==> flow/design.v <==
`timescale 1ns / 1ps 
`timescale 1ns / 1ps
 `timescale 1ns / 1ps 
module muldiv#(parameter XLEN = 32)
(
    input                   clk_i,
    input                   rst_i,
    input  [XLEN-1 : 0]     a_i,
    input  [XLEN-1 : 0]     b_i,
    input                   req_i,
    input  [ 2 : 0]         operation_sel_i,
    output reg [XLEN-1 : 0] muldiv_result_o,
    output reg              ready_o
);
function [XLEN-1 : 0] abs;
    input [XLEN-1 : 0] num;
    abs = num[XLEN-1] ? -num : num;
endfunction
wire operation_mul, operation_mulh, operation_mulhsu, operation_mulhu,
     operation_div, operation_divu, operation_rem, operation_remu;
assign operation_mul = (operation_sel_i == 3'b000);
assign operation_mulh = (operation_sel_i == 3'b001);
assign operation_mulhsu = (operation_sel_i == 3'b010);
assign operation_mulhu = (operation_sel_i == 3'b011);
assign operation_div = (operation_sel_i == 3'b100);
assign operation_divu = (operation_sel_i == 3'b101);
assign operation_rem = (operation_sel_i == 3'b110);
assign operation_remu = (operation_sel_i == 3'b111);
wire is_divider, is_a_zero, is_b_zero,
     is_a_neg, is_b_neg, signed_adjust, mul_overflow;
assign is_divider = operation_sel_i[2];
assign is_a_zero = (a_i == 32'b0);
assign is_b_zero = (b_i == 32'b0);
assign is_a_neg  = a_i[31] & (operation_mulh | operation_mulhsu | operation_div | operation_rem);
assign is_b_neg  = b_i[31] & (operation_mulh | operation_div | operation_rem);
assign signed_adjust = is_a_neg ^ is_b_neg;
assign mul_overflow   = (is_a_neg & (a_i[30: 0] == 31'b0));
wire [XLEN-1 : 0] op_a, op_b;
assign op_a = ( | is_a_neg)? abs(a_i) : a_i;
assign op_b = ( | is_b_neg)? abs(b_i) : b_i;
wire              is_calc_done;
reg  [XLEN-1 : 0] reg32;
reg  [XLEN*2 : 0] result;        
reg  [ 5 : 0]     cnt;
reg  [XLEN-1 : 0]   op_a_r, op_b_r;
reg  [XLEN*2-1 : 0] fast_result, mul0, mul1;
reg  [ 1 : 0]       fast_mul_counter;
assign is_calc_done = !(operation_mul | operation_mulh | operation_mulhsu |
                        operation_mulhu)? ~|cnt : & fast_mul_counter;
wire [XLEN-1 : 0] mull, mulh, quotient, remainder;
assign mull = result[31 : 0];
assign mulh = result[63 : 32];
assign quotient = result[31 : 0];
assign remainder = result[64 : 33];
localparam S_IDLE        = 3'b000,
           S_CALC        = 3'b001,
           S_SIGN_ADJUST = 3'b010,
           S_DONE        = 3'b011,
           S_STALL       = 3'b100;
reg [2 : 0] S, S_nxt;
always @(posedge clk_i)
begin
    if (rst_i)
        S <= S_IDLE;
    else
        S <= S_nxt;
end
always @(*)
begin
    case (S)
        S_IDLE:
            S_nxt = (req_i)? (is_a_zero | is_b_zero)? S_DONE : S_CALC : S_IDLE;
        S_CALC:
            S_nxt = (is_calc_done)? S_SIGN_ADJUST : S_CALC;
        S_SIGN_ADJUST:
            S_nxt = S_DONE;
        S_DONE:
            S_nxt = S_IDLE;
        default:
            S_nxt = S_IDLE;
    endcase
end
wire mul_add = result[0];
wire div_sub = (result[63: 32] >= reg32);
wire [32 : 0] adder_opa, adder_opb;
assign adder_opa = is_divider ? -reg32 : reg32;
assign adder_opb = result[63: 32];
wire [32 : 0] adder_tmp = adder_opa + adder_opb;
wire [64 : 0] result_tmp = {adder_tmp, result[31: 0]};
always @(posedge clk_i)
begin
    if (rst_i || ((S == S_IDLE) & req_i)) begin
        fast_result <= 32'b0;
        fast_mul_counter <= 2'b0; 
    end
    else begin
        op_a_r <= op_a;
        op_b_r <= op_b;
        mul0 <= op_a_r * op_b_r;
        mul1 <= mul0;
        fast_result <= mul1;
        fast_mul_counter <= (& fast_mul_counter)? fast_mul_counter : fast_mul_counter + 1;
    end
end
always @(posedge clk_i)
begin
    if ( (S == S_IDLE) & req_i)
    begin
        if (is_divider)
        begin                        
            if (is_b_zero)
            begin                    
                result[64: 33] <= a_i;
                result[32]  <= 1'b0;
                result[31: 0] <= {32{1'b1}};
            end
            else
            begin
                cnt <= 'd32;
                reg32 <= op_b;
                result <= {1'b0, 32'b0, op_a};   
            end
        end
        else
        begin                        
            if (is_a_zero | is_b_zero)
            begin
                result <= 65'b0;
            end
            else
            begin
                cnt <= 'd31;
                reg32 <= op_a;
                result <= {1'b0, 32'b0, op_b};   
            end
        end
    end
    else if (S == S_CALC)
    begin
        cnt <= cnt - 'd1;
        if (is_divider)
        begin
            result <= (div_sub)? {result_tmp[63 : 0], 1'b1} : {result[63 : 0], 1'b0};
        end
        else
        begin
            result <= (mul_add)? {1'b0, result_tmp[64 : 1]} : {1'b0, result[64 : 1]};
        end
    end
    else if (S == S_SIGN_ADJUST)
    begin
        if (is_divider)
        begin
            result[64: 33] <= (is_a_neg)? -remainder : remainder;
            result[31: 0] <= (signed_adjust)? -quotient : quotient;
        end
        else
        begin
            result <= (operation_mulh | operation_mulhu)? (signed_adjust)? -fast_result : fast_result
                    : (operation_mulhsu)? (is_a_neg)? -fast_result : fast_result : fast_result;
        end
    end
end
always @(posedge clk_i)
begin
    if (S == S_DONE || S == S_STALL)
        ready_o <= 1;
    else
        ready_o <= 0;
end
always @(posedge clk_i)
begin
    if (S == S_DONE)
        muldiv_result_o <= ( {32{operation_mul}} & mull)
                      | ( {32{operation_mulh | operation_mulhsu | operation_mulhu}} & mulh)
                      | ( {32{operation_div | operation_divu}} & quotient)
                      | ( {32{operation_rem | operation_remu}} & remainder)
                      ;
    else
        muldiv_result_o <= muldiv_result_o;
end
endmodule
clock: 5.83 ns
lec_check: 0
abc_area: 1
cap_margin: 10
cell_pad_in_sites_detail_placement: 0
cell_pad_in_sites_global_placement: 0
core_aspect_ratio: 0.65
core_margin: 9
core_utilization: 42
cts_cluster_size: 93
gpl_routability_driven: 0
hold_slack_margin: -0.04
min_routing_layer: met2
place_density: 0.78
setup_slack_margin: -0.15
slew_margin: 20
tns_end_percent: 30
run.sh (not shown) runs the stock make flow with config.mk's settings and CLKGATE_MAP_FILE=.
The baseline stopped in global routing (5_1_grt).
Then changed:
ABC_AREA = not set   (was 1)
CAP_MARGIN = 20   (was 10)
CELL_PAD_IN_SITES_DETAIL_PLACEMENT = not set   (was 0)
CELL_PAD_IN_SITES_GLOBAL_PLACEMENT = not set   (was 0)
CORE_ASPECT_RATIO = not set   (was 0.65)
CORE_MARGIN = 2   (was 9)
CORE_UTILIZATION = 40   (was 42)
CTS_CLUSTER_SIZE = not set   (was 93)
HOLD_SLACK_MARGIN = not set   (was -0.04)
MIN_ROUTING_LAYER = not set   (was met2)
PLACE_DENSITY = not set   (was 0.78)
SETUP_SLACK_MARGIN = not set   (was -0.15)
TNS_END_PERCENT = not set   (was 30)
clock period = 10.8 ns   (was 5.83 ns; I/O delays follow)
This time the run completed with no timing, DRC or antenna violations.
Die area falls by 9.2%.
Synthesized area falls by 7.0%.
Synthesized cell count falls by 26%.
